// ICMS
module ICMS(
    input CLK,
    input RST,
    input radar_echo,
    input scan_for_target,
    input [31:0] jet_speed,
    input [31:0] max_safe_distance,
    input [5:0] wind,
    input thunderstorm,
    input [1:0] visibility,
    input signed [7:0] temperature,
    output radar_pulse_trigger,
    output [31:0] distance_to_target,
    output safe_to_engage,
    output threat_detected,
    output emergency_landing_alert,
    output [1:0] ECSU_state,  
    output [1:0] ARTAU_state
);
For scale: roughly 110 flip-flops, about 130 I/O pins, about 24000 µm² of cells after synthesis.
clock: 11.2 ns
lec_check: 0
abc_area: 1
cap_margin: 20
core_aspect_ratio: 0.5
core_margin: 2
core_utilization: 72
cts_cluster_diameter: 396
cts_cluster_size: 97
setup_slack_margin: 3.39
slew_margin: 20
tns_end_percent: 100
run.sh (not shown) runs the stock make flow with config.mk's settings and CLKGATE_MAP_FILE=.
The baseline stopped in clock tree synthesis (4_1_cts).
Change:
Settings changed: ABC_AREA 1 to default, CORE_ASPECT_RATIO 0.5 to default, CORE_UTILIZATION 72 to 58, CTS_CLUSTER_DIAMETER 396 to default, CTS_CLUSTER_SIZE 97 to default, SETUP_SLACK_MARGIN 3.39 to default, TNS_END_PERCENT 100 to default.
Clock period 11.2 ns to 24.4 ns, I/O delays scaled along.
The changed run produced a layout that fails on negative setup slack. Area after synthesis goes up by 4.2%. Synthesized cell count goes down by 10%. Die size goes up by 28%.


ICMS again, from the RTL that the note above started with.
clock: 16.1 ns
lec_check: 0
abc_area: 1
cap_margin: 20
core_margin: 2
core_utilization: 71
cts_cluster_diameter: 237
cts_cluster_size: 73
max_routing_layer: met4
place_density_lb_addon: 0.05
setup_slack_margin: 4.76
slew_margin: 20
tns_end_percent: 5
The first run did not get past global routing (5_1_grt), error ODB-0269.
==> next run, changes <==
==> flow/config.mk (replaced) <==
export PLATFORM = sky130hd
export DESIGN_NAME = ICMS
export DESIGN_NICKNAME = ICMS
export VERILOG_FILES = /design/flow/design.v
export SDC_FILE = /design/flow/constraint.sdc
export NUM_CORES = 4
export LEC_CHECK = 0
export CAP_MARGIN = 20
export CORE_MARGIN = 2
export CORE_UTILIZATION = 40
export SLEW_MARGIN = 20
==> flow/constraint.sdc (replaced) <==
create_clock -name core_clock -period 30.0 [get_ports {CLK}]
set_input_delay 6.0000 -clock core_clock [delete_from_list [all_inputs] [get_ports {CLK}]]
set_output_delay 6.0000 -clock core_clock [all_outputs]
set_load 0.01 [all_outputs]
Effect:
- This time the run went through all stages and came out clean
- synthesized cell count came out lower by 10%
- die area came out higher by 83%
- synthesized area came out higher by 4.2%


ICMS again, from the RTL that the note above started with.
Settings: LEC_CHECK=0, ABC_AREA=1, CAP_MARGIN=40, CORE_MARGIN=2, CORE_UTILIZATION=72, CTS_CLUSTER_DIAMETER=397, CTS_CLUSTER_SIZE=16, PLACE_DENSITY=0.35, SETUP_SLACK_MARGIN=3.0, SLEW_MARGIN=20; clock period 11.6 ns.
The first run did not get past 4_1_cts with DPL-0033.
Edit:
Settings changed: CTS_CLUSTER_DIAMETER 397 to not set, CTS_CLUSTER_SIZE 16 to not set, PLACE_DENSITY 0.35 to not set, SETUP_SLACK_MARGIN 3.0 to not set, TNS_END_PERCENT set to 20.
Clock period 11.6 ns to 24.6 ns, I/O delays scaled along.
The changed run completed without violations; area after synthesis is unchanged; synthesized cell count does not change; die area stays the same.
Edit:
Settings changed: CTS_CLUSTER_SIZE set to 95, PLACE_DENSITY set to 0.42, SETUP_SLACK_MARGIN set to 5.0.
=> Final area grows by 9.3%; count of clock-buffer cells in the layout is unchanged; final cell count grows by 3.1%; routed wire length grows by 24%; sequential share of layout area shrinks by 0.94 points; area after synthesis is unchanged; global-route usage grows by 5.0 points; maximum frequency barely changes; critical path depth grows by 2; utilization grows by 7.5 points.
Edit:
Settings changed: CAP_MARGIN 40 to 20, CTS_CLUSTER_SIZE 95 to 70, PLACE_DENSITY 0.42 to not set, SETUP_SLACK_MARGIN 5.0 to 3.0, TNS_END_PERCENT 20 to not set.
Clock period 24.6 ns to 11.9 ns, I/O delays scaled along.
=>
- Now the flow stopped in 4_1_cts
- die size does not change
- area after synthesis stays the same
- synthesized cell count does not change
